==> wip/nickel <==
==> flow/design.v <==
`timescale 1ns/1ps
module adder_32bit (
    input wire [31:0] a,
    input wire [31:0] b,
    output wire [31:0] sum
);
    wire [31:0] p, g;
    wire [32:0] c;
    assign c[0] = 1'b0;
    wire [7:0] block_p, block_g;
    wire [8:0] block_c;
    assign block_c[0] = 1'b0;
    assign p = a ^ b;   
    assign g = a & b;   
    assign c[1] = g[0] | (p[0] & c[0]);
    assign c[2] = g[1] | (p[1] & c[1]);
    assign c[3] = g[2] | (p[2] & c[2]);
    assign c[4] = g[3] | (p[3] & c[3]);
    assign block_p[0] = p[0] & p[1] & p[2] & p[3];
    assign block_g[0] = g[3] | (p[3] & g[2]) | (p[3] & p[2] & g[1]) | (p[3] & p[2] & p[1] & g[0]);
    assign c[5] = g[4] | (p[4] & c[4]);
    assign c[6] = g[5] | (p[5] & c[5]);
    assign c[7] = g[6] | (p[6] & c[6]);
    assign c[8] = g[7] | (p[7] & c[7]);
    assign block_p[1] = p[4] & p[5] & p[6] & p[7];
    assign block_g[1] = g[7] | (p[7] & g[6]) | (p[7] & p[6] & g[5]) | (p[7] & p[6] & p[5] & g[4]);
    assign c[9]  = g[8]  | (p[8]  & c[8]);
    assign c[10] = g[9]  | (p[9]  & c[9]);
    assign c[11] = g[10] | (p[10] & c[10]);
    assign c[12] = g[11] | (p[11] & c[11]);
    assign block_p[2] = p[8] & p[9] & p[10] & p[11];
    assign block_g[2] = g[11] | (p[11] & g[10]) | (p[11] & p[10] & g[9]) | (p[11] & p[10] & p[9] & g[8]);
    assign c[13] = g[12] | (p[12] & c[12]);
    assign c[14] = g[13] | (p[13] & c[13]);
    assign c[15] = g[14] | (p[14] & c[14]);
    assign c[16] = g[15] | (p[15] & c[15]);
    assign block_p[3] = p[12] & p[13] & p[14] & p[15];
    assign block_g[3] = g[15] | (p[15] & g[14]) | (p[15] & p[14] & g[13]) | (p[15] & p[14] & p[13] & g[12]);
    assign c[17] = g[16] | (p[16] & c[16]);
    assign c[18] = g[17] | (p[17] & c[17]);
    assign c[19] = g[18] | (p[18] & c[18]);
    assign c[20] = g[19] | (p[19] & c[19]);
    assign block_p[4] = p[16] & p[17] & p[18] & p[19];
    assign block_g[4] = g[19] | (p[19] & g[18]) | (p[19] & p[18] & g[17]) | (p[19] & p[18] & p[17] & g[16]);
    assign c[21] = g[20] | (p[20] & c[20]);
    assign c[22] = g[21] | (p[21] & c[21]);
    assign c[23] = g[22] | (p[22] & c[22]);
    assign c[24] = g[23] | (p[23] & c[23]);
    assign block_p[5] = p[20] & p[21] & p[22] & p[23];
    assign block_g[5] = g[23] | (p[23] & g[22]) | (p[23] & p[22] & g[21]) | (p[23] & p[22] & p[21] & g[20]);
    assign c[25] = g[24] | (p[24] & c[24]);
    assign c[26] = g[25] | (p[25] & c[25]);
    assign c[27] = g[26] | (p[26] & c[26]);
    assign c[28] = g[27] | (p[27] & c[27]);
    assign block_p[6] = p[24] & p[25] & p[26] & p[27];
    assign block_g[6] = g[27] | (p[27] & g[26]) | (p[27] & p[26] & g[25]) | (p[27] & p[26] & p[25] & g[24]);
    assign c[29] = g[28] | (p[28] & c[28]);
    assign c[30] = g[29] | (p[29] & c[29]);
    assign c[31] = g[30] | (p[30] & c[30]);
    assign c[32] = g[31] | (p[31] & c[31]);
    assign block_p[7] = p[28] & p[29] & p[30] & p[31];
    assign block_g[7] = g[31] | (p[31] & g[30]) | (p[31] & p[30] & g[29]) | (p[31] & p[30] & p[29] & g[28]);
    assign block_c[1] = block_g[0] | (block_p[0] & block_c[0]);
    assign block_c[2] = block_g[1] | (block_p[1] & block_c[1]);
    assign block_c[3] = block_g[2] | (block_p[2] & block_c[2]);
    assign block_c[4] = block_g[3] | (block_p[3] & block_c[3]);
    assign block_c[5] = block_g[4] | (block_p[4] & block_c[4]);
    assign block_c[6] = block_g[5] | (block_p[5] & block_c[5]);
    assign block_c[7] = block_g[6] | (block_p[6] & block_c[6]);
    assign block_c[8] = block_g[7] | (block_p[7] & block_c[7]);
    assign sum = p ^ c[31:0];
endmodule
`timescale 1ns/1ps
module csa_32bit (
    input wire [31:0] a,
    input wire [31:0] b,
    input wire [31:0] c,
    output wire [31:0] sum,
    output wire [31:0] carry
);
    genvar i;
    generate
        for (i = 0; i < 32; i = i + 1) begin : csa_bit
            full_adder fa (
                .a(a[i]),
                .b(b[i]),
                .c_in(c[i]),
                .sum(sum[i]),
                .c_out(carry[i])
            );
        end
    endgenerate
endmodule
module full_adder (
    input wire a,
    input wire b,
    input wire c_in,
    output wire sum,
    output wire c_out
);
    wire xor_ab, and_ab, and_xor_cin;
    xor_gate xor1 (.a(a), .b(b), .out(xor_ab));
    xor_gate xor2 (.a(xor_ab), .b(c_in), .out(sum));
    and_gate and1 (.a(a), .b(b), .out(and_ab));
    and_gate and2 (.a(xor_ab), .b(c_in), .out(and_xor_cin));
    or_gate or1 (.a(and_ab), .b(and_xor_cin), .out(c_out));
endmodule
`timescale 1ns/1ps
module and_gate (
    input wire a,
    input wire b,
    output wire out
);
    and(out,a,b);
endmodule
module xor_gate (
    input wire a,
    input wire b,
    output wire out
);
    xor(out,a,b);
endmodule
module or_gate (
    input wire a,
    input wire b,
    output wire out
);
    or(out,a,b);
endmodule
module multiplier_16bit (
    input wire [15:0] a,
    input wire [15:0] b,
    output wire [31:0] product
);
    wire [31:0] pp [15:0];
    genvar i, j;
    generate
        for (i = 0; i < 16; i = i + 1) begin : pp_row
            for (j = 0; j < 16; j = j + 1) begin : pp_col
                wire pp_bit;
                and pp_and (pp_bit, a[j], b[i]);
                assign pp[i][j+i] = pp_bit;
            end
            if (i > 0) begin : lower_zeros
                for (j = 0; j < i; j = j + 1) begin : lz
                    assign pp[i][j] = 1'b0;
                end
            end
            if (i + 16 < 32) begin : upper_zeros
                for (j = i + 16; j < 32; j = j + 1) begin : uz
                    assign pp[i][j] = 1'b0;
                end
            end
        end
    endgenerate
    wire [31:0] s1_sum[5:0], s1_carry[5:0];
    csa_32bit csa1_0 (.a(pp[0]), .b(pp[1]), .c(pp[2]), .sum(s1_sum[0]), .carry(s1_carry[0]));
    csa_32bit csa1_1 (.a(pp[3]), .b(pp[4]), .c(pp[5]), .sum(s1_sum[1]), .carry(s1_carry[1]));
    csa_32bit csa1_2 (.a(pp[6]), .b(pp[7]), .c(pp[8]), .sum(s1_sum[2]), .carry(s1_carry[2]));
    csa_32bit csa1_3 (.a(pp[9]), .b(pp[10]), .c(pp[11]), .sum(s1_sum[3]), .carry(s1_carry[3]));
    csa_32bit csa1_4 (.a(pp[12]), .b(pp[13]), .c(pp[14]), .sum(s1_sum[4]), .carry(s1_carry[4]));
    assign s1_sum[5] = pp[15];
    assign s1_carry[5] = 32'd0;
    wire [31:0] s2_sum[3:0], s2_carry[3:0];
    csa_32bit csa2_0 (.a(s1_sum[0]), .b({s1_carry[0][30:0], 1'b0}), .c(s1_sum[1]),
                      .sum(s2_sum[0]), .carry(s2_carry[0]));
    csa_32bit csa2_1 (.a({s1_carry[1][30:0], 1'b0}), .b(s1_sum[2]), .c({s1_carry[2][30:0], 1'b0}),
                      .sum(s2_sum[1]), .carry(s2_carry[1]));
    csa_32bit csa2_2 (.a(s1_sum[3]), .b({s1_carry[3][30:0], 1'b0}), .c(s1_sum[4]),
                      .sum(s2_sum[2]), .carry(s2_carry[2]));
    csa_32bit csa2_3 (.a({s1_carry[4][30:0], 1'b0}), .b(s1_sum[5]), .c({s1_carry[5][30:0], 1'b0}),
                      .sum(s2_sum[3]), .carry(s2_carry[3]));
    wire [31:0] s3_sum[2:0], s3_carry[2:0];
    csa_32bit csa3_0 (.a(s2_sum[0]), .b({s2_carry[0][30:0], 1'b0}), .c(s2_sum[1]),
                      .sum(s3_sum[0]), .carry(s3_carry[0]));
    csa_32bit csa3_1 (.a({s2_carry[1][30:0], 1'b0}), .b(s2_sum[2]), .c({s2_carry[2][30:0], 1'b0}),
                      .sum(s3_sum[1]), .carry(s3_carry[1]));
    assign s3_sum[2] = s2_sum[3];
    assign s3_carry[2] = {s2_carry[3][30:0], 1'b0};
    wire [31:0] s4_sum[1:0], s4_carry[1:0];
    csa_32bit csa4_0 (.a(s3_sum[0]), .b({s3_carry[0][30:0], 1'b0}), .c(s3_sum[1]),
                      .sum(s4_sum[0]), .carry(s4_carry[0]));
    csa_32bit csa4_1 (.a({s3_carry[1][30:0], 1'b0}), .b(s3_sum[2]), .c(s3_carry[2]),
                      .sum(s4_sum[1]), .carry(s4_carry[1]));
    wire [31:0] final_sum, final_carry;
    csa_32bit csa_final (.a(s4_sum[0]), .b({s4_carry[0][30:0], 1'b0}), .c(s4_sum[1]),
                         .sum(final_sum), .carry(final_carry));
    wire [31:0] shifted_carry;
    assign shifted_carry = {final_carry[30:0], 1'b0};
    wire [31:0] temp_sum;
    adder_32bit final_adder1 (.a(final_sum), .b(shifted_carry), .sum(temp_sum));
    wire [31:0] shifted_carry2;
    assign shifted_carry2 = {s4_carry[1][30:0], 1'b0};
    adder_32bit final_adder2 (.a(temp_sum), .b(shifted_carry2), .sum(product));
endmodule
`timescale 1ns/1ps
module pe (
    input wire clk,
    input wire rst_n,
    input wire en,
    input wire [15:0] a_in,       
    input wire [15:0] b_in,       
    input wire [31:0] partial_sum_in,   
    input wire load_acc,          
    output reg [15:0] a_out,      
    output reg [15:0] b_out,      
    output wire [31:0] acc_out    
);
    wire [31:0] mult_result;
    wire [31:0] add_result;
    reg [31:0] accumulator;
    multiplier_16bit mult_inst (
        .a(a_in),
        .b(b_in),
        .product(mult_result)
    );
    adder_32bit add_inst (
        .a(accumulator),
        .b(mult_result),
        .sum(add_result)
    );
    always @(posedge clk or negedge rst_n) begin
        if (!rst_n) begin
            accumulator <= 32'd0;
        end else if (load_acc) begin
            accumulator <= partial_sum_in;
        end else if (en) begin
            accumulator <= add_result;
        end
    end
    always @(posedge clk or negedge rst_n) begin
        if (!rst_n) begin
            a_out <= 16'd0;
            b_out <= 16'd0;
        end else if (en) begin
            a_out <= a_in;
            b_out <= b_in;
        end
    end
    assign acc_out = accumulator;
endmodule
`timescale 1ns/1ps
module mac_array_4x4 (
    input wire clk,
    input wire rst_n,
    input wire en,
    input wire load_acc,
    input wire [15:0] a_in_0,
    input wire [15:0] a_in_1,
    input wire [15:0] a_in_2,
    input wire [15:0] a_in_3,
    input wire [15:0] b_in_0,
    input wire [15:0] b_in_1,
    input wire [15:0] b_in_2,
    input wire [15:0] b_in_3,
    input wire [511:0] partial_sum_init,
    output wire [31:0] result_0_0, result_0_1, result_0_2, result_0_3,
    output wire [31:0] result_1_0, result_1_1, result_1_2, result_1_3,
    output wire [31:0] result_2_0, result_2_1, result_2_2, result_2_3,
    output wire [31:0] result_3_0, result_3_1, result_3_2, result_3_3
);
    wire [15:0] a_wire [0:3][0:4];   
    wire [15:0] b_wire [0:4][0:3];   
    assign a_wire[0][0] = a_in_0;
    assign a_wire[1][0] = a_in_1;
    assign a_wire[2][0] = a_in_2;
    assign a_wire[3][0] = a_in_3;
    assign b_wire[0][0] = b_in_0;
    assign b_wire[0][1] = b_in_1;
    assign b_wire[0][2] = b_in_2;
    assign b_wire[0][3] = b_in_3;
    wire [31:0] acc_out [0:3][0:3];
    genvar row, col;
    generate
        for (row = 0; row < 4; row = row + 1) begin : pe_row
            for (col = 0; col < 4; col = col + 1) begin : pe_col
                pe pe_inst (
                    .clk(clk),
                    .rst_n(rst_n),
                    .en(en),
                    .a_in(a_wire[row][col]),
                    .b_in(b_wire[row][col]),
                    .partial_sum_in(partial_sum_init[(row*4+col)*32 +: 32]),
                    .load_acc(load_acc),
                    .a_out(a_wire[row][col+1]),
                    .b_out(b_wire[row+1][col]),
                    .acc_out(acc_out[row][col])
                );
            end
        end
    endgenerate
    assign result_0_0 = acc_out[0][0];
    assign result_0_1 = acc_out[0][1];
    assign result_0_2 = acc_out[0][2];
    assign result_0_3 = acc_out[0][3];
    assign result_1_0 = acc_out[1][0];
    assign result_1_1 = acc_out[1][1];
    assign result_1_2 = acc_out[1][2];
    assign result_1_3 = acc_out[1][3];
    assign result_2_0 = acc_out[2][0];
    assign result_2_1 = acc_out[2][1];
    assign result_2_2 = acc_out[2][2];
    assign result_2_3 = acc_out[2][3];
    assign result_3_0 = acc_out[3][0];
    assign result_3_1 = acc_out[3][1];
    assign result_3_2 = acc_out[3][2];
    assign result_3_3 = acc_out[3][3];
endmodule
==> flow/run.sh <==
#!/bin/bash
# the make line also repeats each setting of config.mk as NAME=value (left out here)
make -C /OpenROAD-flow-scripts/flow DESIGN_CONFIG=/design/flow/config.mk WORK_HOME=/design/flow/orfs CLKGATE_MAP_FILE= finish
==> flow/config.mk <==
export PLATFORM = sky130hd
export DESIGN_NAME = mac_array_4x4
export DESIGN_NICKNAME = mac_array_4x4
export VERILOG_FILES = /design/flow/design.v
export SDC_FILE = /design/flow/constraint.sdc
export NUM_CORES = 4
export LEC_CHECK = 0
export CAP_MARGIN = 15
export CORE_MARGIN = 2
export CORE_UTILIZATION = 72
export CTS_CLUSTER_SIZE = 91
export GPL_ROUTABILITY_DRIVEN = 1
export GPL_TIMING_DRIVEN = 1
export HOLD_SLACK_MARGIN = 0.17
export SETUP_SLACK_MARGIN = 2.52
export SLEW_MARGIN = 20
==> flow/constraint.sdc <==
create_clock -name core_clock -period 9.88 [get_ports {clk}]
set_input_delay 1.9760 -clock core_clock [delete_from_list [all_inputs] [get_ports {clk}]]
set_output_delay 1.9760 -clock core_clock [all_outputs]
set_load 0.01 [all_outputs]
==> inputs of wip/maple, as changes to wip/nickel <==
CAP_MARGIN = 20   (was 15)
CTS_CLUSTER_SIZE = not set   (was 91)
GPL_ROUTABILITY_DRIVEN = not set   (was 1)
GPL_TIMING_DRIVEN = not set   (was 1)
HOLD_SLACK_MARGIN = not set   (was 0.17)
SETUP_SLACK_MARGIN = not set   (was 2.52)
==> flow/constraint.sdc (replaced) <==
create_clock -name core_clock -period 14.1 [get_ports {clk}]
set_input_delay 2.8200 -clock core_clock [delete_from_list [all_inputs] [get_ports {clk}]]
set_output_delay 2.8200 -clock core_clock [all_outputs]
set_load 0.01 [all_outputs]
==> results <==
Clock Pin Slew Worst Setup and Hold Paths: wip/maple 0.07 ns; wip/nickel 0.06 ns
Met1 wire length: wip/maple 183900 um; wip/nickel 188900 um
Source-to-sink clock delay at the later pin of the worst-skew pair: wip/maple 0.82 ns; wip/nickel 0.81 ns
Worst slack after detailed placement: wip/maple -2.320 ns; wip/nickel -5.692 ns
Required time worst endpoint: wip/maple 14.75 ns; wip/nickel 10.59 ns
R2R Setup Slk: wip/maple 0.14 ns; wip/nickel -3.89 ns
Outcome: wip/maple complete, but fails checks; wip/nickel complete, but fails checks
Violated checks: wip/maple negative setup slack; wip/nickel negative setup slack
Routed wirelength normalized by instance count: wip/maple 22.16 um; wip/nickel 22.31 um
All-Layer GR Usage: wip/maple 42.18%; wip/nickel 42.61%
Finish-stage setup viols: wip/maple 21; wip/nickel 189
Clock-cell share of area: wip/maple 1.959%; wip/nickel 1.941%
Final standard cell utilization of the core: wip/maple 82.45%; wip/nickel 83.89%
Instance count after placement with tap cells included: wip/maple 22080; wip/nickel 22320
Final cycle utilization of the critical path: wip/maple 106.5%; wip/nickel 143.7%
Data arrival at the endpoint of the critical path: wip/maple 15.67 ns; wip/nickel 14.91 ns
